zinc:
// CPU_Set
module CPU_Set(
    input CLK,
	 input reset,
	 input [15:0]camera,
	 input [15:0] move_command,
	 input [15:0] data_out,
	 output reg [23:0] memory_location,
	 output reg [15:0] memory_input,
	 output reg [127:0] display,
	 output reg write_memory
    );
Size in the first run: roughly 360 flip-flops, about 28,000 sq um of cells after synthesis.
==> flow/config.mk <==
export PLATFORM = sky130hd
export DESIGN_NAME = CPU_Set
export DESIGN_NICKNAME = CPU_Set
export VERILOG_FILES = /design/flow/design.v
export SDC_FILE = /design/flow/constraint.sdc
export NUM_CORES = 4
export LEC_CHECK = 0
export CAP_MARGIN = 40
export CELL_PAD_IN_SITES_DETAIL_PLACEMENT = 1
export CELL_PAD_IN_SITES_GLOBAL_PLACEMENT = 3
export CORE_MARGIN = 2
export CORE_UTILIZATION = 60
export CTS_CLUSTER_DIAMETER = 86
export CTS_CLUSTER_SIZE = 51
export GPL_TIMING_DRIVEN = 0
export MAX_ROUTING_LAYER = met4
export SLEW_MARGIN = 20
==> flow/constraint.sdc <==
create_clock -name core_clock -period 6.92 [get_ports {CLK}]
set_input_delay 1.3840 -clock core_clock [delete_from_list [all_inputs] [get_ports {CLK}]]
set_output_delay 1.3840 -clock core_clock [all_outputs]
set_load 0.01 [all_outputs]
run.sh (not shown) runs the stock make flow with config.mk's settings and CLKGATE_MAP_FILE=.
The flow ended early for zinc: it failed with a tool error in global placement without I/O (3_1_place_gp_skip_io).
For quartz, these inputs were changed with respect to zinc:
==> flow/config.mk <==
export PLATFORM = sky130hd
export DESIGN_NAME = CPU_Set
export DESIGN_NICKNAME = CPU_Set
export VERILOG_FILES = /design/flow/design.v
export SDC_FILE = /design/flow/constraint.sdc
export NUM_CORES = 4
export LEC_CHECK = 0
export ABC_AREA = 1
export CAP_MARGIN = 0
export CORE_MARGIN = 2
export CORE_UTILIZATION = 72
export CTS_CLUSTER_SIZE = 10
export PLACE_DENSITY = 0.4
export SLEW_MARGIN = 20
export TNS_END_PERCENT = 10
==> flow/constraint.sdc <==
create_clock -name core_clock -period 3.96 [get_ports {CLK}]
set_input_delay 0.7920 -clock core_clock [delete_from_list [all_inputs] [get_ports {CLK}]]
set_output_delay 0.7920 -clock core_clock [all_outputs]
set_load 0.01 [all_outputs]
Results
None of the runs zinc and quartz ends with a clean layout.
In the reports for zinc and quartz, the smaller count of different cell masters after synthesis belongs to quartz.
As of quartz, synthesized instance count had risen by more than 10% compared to zinc.
Compare zinc and quartz | yosys-reported design area after synthesis lower: quartz
Measured against zinc, the number of rows in the core area of quartz comes out at 0.861 times the reference value.
On die width: between zinc and quartz, it ends up higher for zinc.
For cedar, these inputs were changed with respect to quartz:
==> flow/config.mk <==
export PLATFORM = sky130hd
export DESIGN_NAME = CPU_Set
export DESIGN_NICKNAME = CPU_Set
export VERILOG_FILES = /design/flow/design.v
export SDC_FILE = /design/flow/constraint.sdc
export NUM_CORES = 4
export LEC_CHECK = 0
export CAP_MARGIN = 20
export CELL_PAD_IN_SITES_GLOBAL_PLACEMENT = 1
export CORE_ASPECT_RATIO = 0.59
export CORE_MARGIN = 4
export CORE_UTILIZATION = 63
export CTS_CLUSTER_SIZE = 37
export GPL_ROUTABILITY_DRIVEN = 1
export GPL_TIMING_DRIVEN = 0
export HOLD_SLACK_MARGIN = 0.19
export MAX_ROUTING_LAYER = met5
export PLACE_DENSITY_LB_ADDON = 0.06
export SETUP_SLACK_MARGIN = 1.49
export SLEW_MARGIN = 25
==> flow/constraint.sdc <==
create_clock -name core_clock -period 10.0 [get_ports {CLK}]
set_input_delay 2.0000 -clock core_clock [delete_from_list [all_inputs] [get_ports {CLK}]]
set_output_delay 2.0000 -clock core_clock [all_outputs]
set_load 0.01 [all_outputs]
==> comparison <==
- cedar is listed as incomplete: the tool reported an error in global placement without I/O (3_1_place_gp_skip_io) and the run ended there.
- Relative to quartz, core utilization before placement has gone down in cedar.
- [cedar] mux cell area share after synthesis rose 16 points relative to quartz
- Width of the die came out higher on cedar than on quartz.
- cedar vs. quartz: XOR/XNOR share of the synthesized area went up, chip area line of the yosys report climbed about 10%, total number of placement rows moved down.
- cedar: portion of the post-synthesis area used by sequential elements 2.6 points below quartz
Inputs modified between cedar and ember:
==> flow/config.mk <==
export PLATFORM = sky130hd
export DESIGN_NAME = CPU_Set
export DESIGN_NICKNAME = CPU_Set
export VERILOG_FILES = /design/flow/design.v
export SDC_FILE = /design/flow/constraint.sdc
export NUM_CORES = 4
export LEC_CHECK = 0
export ABC_AREA = 1
export CAP_MARGIN = 20
export CORE_MARGIN = 2
export CORE_UTILIZATION = 71
export CTS_CLUSTER_DIAMETER = 238
export HOLD_SLACK_MARGIN = -0.09
export SLEW_MARGIN = 20
==> flow/constraint.sdc <==
create_clock -name core_clock -period 6.45 [get_ports {CLK}]
set_input_delay 1.2900 -clock core_clock [delete_from_list [all_inputs] [get_ports {CLK}]]
set_output_delay 1.2900 -clock core_clock [all_outputs]
set_load 0.01 [all_outputs]
### Flow results
- Relative to cedar, the share of synthesized area occupied by flip-flops and latches of ember is higher by 2.6 points.
- Looking only at number of cells in the yosys synthesis report, and setting everything else aside, the lower value of ember and cedar goes to cedar.
- From ember to cedar, post-synth tally of flip-flops with integrated enable did not move at all.
- Gate count after technology mapping of ember exceeds that of cedar by more than 10%.
- Compared ember vs cedar, and tally of unique sky130hd cells used after synthesis is down in ember.
- Min synthesized-area fraction occupied by xor and xnor cells across ember and cedar: ember
- The lower area fraction in full adders, half adders and majority gates of ember and cedar is in cedar.
- Summary: with cedar as the reference, y dimension of the die in ember moved up by more than 10%.
- ember: aborted in global routing (5_1_grt) (tool error)
- For die area, dividing the value from cedar by the value from ember gives 1.3.
- Fraction of the mapped netlist area in simple logic gates in ember is 4.5 points higher than in cedar
diff inputs: ember => raven
==> flow/config.mk <==
export PLATFORM = sky130hd
export DESIGN_NAME = CPU_Set
export DESIGN_NICKNAME = CPU_Set
export VERILOG_FILES = /design/flow/design.v
export SDC_FILE = /design/flow/constraint.sdc
export NUM_CORES = 4
export LEC_CHECK = 0
export CAP_MARGIN = 40
export CORE_ASPECT_RATIO = 1.08
export CORE_MARGIN = 9
export CORE_UTILIZATION = 49
export HOLD_SLACK_MARGIN = 0.05
export PLACE_DENSITY_LB_ADDON = 0.27
export SLEW_MARGIN = 40
==> flow/constraint.sdc <==
create_clock -name core_clock -period 10.6 [get_ports {CLK}]
set_input_delay 2.1200 -clock core_clock [delete_from_list [all_inputs] [get_ports {CLK}]]
set_output_delay 2.1200 -clock core_clock [all_outputs]
set_load 0.01 [all_outputs]
Notes after the runs:
- raven: all stages complete, timing, DRC and antenna checks passed
- Between ember and raven, the post-synthesis cell count is lower for raven.
- Total die size delta (raven − ember): unfavourable
- Taking ember as the reference point, the area fraction in mux cells of raven rises by 16 points.
- Relative to ember, horizontal die dimension has gone up in raven.
- Relative to ember, the area reported by Yosys stat of raven is higher by about 10%.
- Against ember, raven reports a weighted congestion reported at the end of routability-driven placement that is lower.

Starting RTL as in the previous note.
make LEC_CHECK=0 CAP_MARGIN=20 CORE_MARGIN=2 CORE_UTILIZATION=40 HOLD_SLACK_MARGIN=0.29 SETUP_SLACK_MARGIN=0.97 SLEW_MARGIN=20 finish   # period 3.96 ns
The starting point finished with setup timing left.
Next try:
- CAP_MARGIN: 20 -> 40
- CELL_PAD_IN_SITES_DETAIL_PLACEMENT: unset -> 0
- CELL_PAD_IN_SITES_GLOBAL_PLACEMENT: unset -> 3
- CORE_UTILIZATION: 40 -> 60
- CTS_CLUSTER_DIAMETER: unset -> 86
- CTS_CLUSTER_SIZE: unset -> 40
- GPL_TIMING_DRIVEN: unset -> 0
- HOLD_SLACK_MARGIN: 0.29 -> unset
- MAX_ROUTING_LAYER: unset -> met5
- SETUP_SLACK_MARGIN: 0.97 -> unset
- clock period: 3.96 -> 6.92 ns (I/O delays scaled with it)
Result: The changed run did not get past global placement without I/O (3_1_place_gp_skip_io); die area is lower by a quarter to a third; synthesized area is unchanged; synthesized cell count does not change.
Next try:
- ABC_AREA: unset -> 1
- CAP_MARGIN: 40 -> 5
- CELL_PAD_IN_SITES_DETAIL_PLACEMENT: 0 -> unset
- CELL_PAD_IN_SITES_GLOBAL_PLACEMENT: 3 -> unset
- CORE_ASPECT_RATIO: unset -> 0.68
- CORE_UTILIZATION: 60 -> 72
- CTS_CLUSTER_DIAMETER: 86 -> 238
- CTS_CLUSTER_SIZE: 40 -> unset
- GPL_TIMING_DRIVEN: 0 -> unset
- HOLD_SLACK_MARGIN: unset -> -0.09
- MAX_ROUTING_LAYER: met5 -> unset
- PLACE_DENSITY: unset -> 0.62
- SETUP_SLACK_MARGIN: unset -> 1.36
- TNS_END_PERCENT: unset -> 5
- clock period: 6.92 -> 5.53 ns (I/O delays scaled with it)
Effect: Now the flow failed in global routing (5_1_grt). Die area decreases by 24%. Synthesized area came out lower by 9.2%. Synthesized cell count went up by 11%.

Starting RTL as in the previous note.
clock: 6.77 ns
lec_check: 0
cap_margin: 20
core_margin: 2
core_utilization: 36
slew_margin: 20
Next try:
Settings changed: CORE_MARGIN 2 to 4, CORE_UTILIZATION 36 to 25, MAX_ROUTING_LAYER from default to met5, PLACE_DENSITY from default to 0.39, SETUP_SLACK_MARGIN from default to 0.68, TNS_END_PERCENT from default to 40.
Non-clock buffer count falls by 13.
Wire length is higher by about 5.3%.
Synthesized area does not change.
Utilization fell by 12 points.
Sequential share of layout area decreases by 0.40 points.
Synthesized cell count is unchanged.
Next try:
Settings changed: ABC_AREA from default to 1, CORE_MARGIN 4 to 2, CORE_UTILIZATION 25 to 62, MAX_ROUTING_LAYER met5 to default, PLACE_DENSITY 0.39 to default, SETUP_SLACK_MARGIN 0.68 to default, TNS_END_PERCENT 40 to default.
Clock period 6.77 ns to 3.96 ns, I/O delays scaled along.
Result: The new run never finished: it broke off in 5_1_grt on GRT-0232; synthesized cell count climbs by 11%; die size went down by 64%; synthesized area fell by 9.2%.
Next try:
Settings changed: ABC_AREA 1 to default, CORE_UTILIZATION 62 to 40, SETUP_SLACK_MARGIN from default to 0.55.
Clock period 3.96 ns to 3.76 ns, I/O delays scaled along.
What happened:
- The new run completed and failed the layout checks on setup timing
- area after synthesis grows by 10%
- die size came out higher by 69%
- synthesized cell count is lower by 9.8%
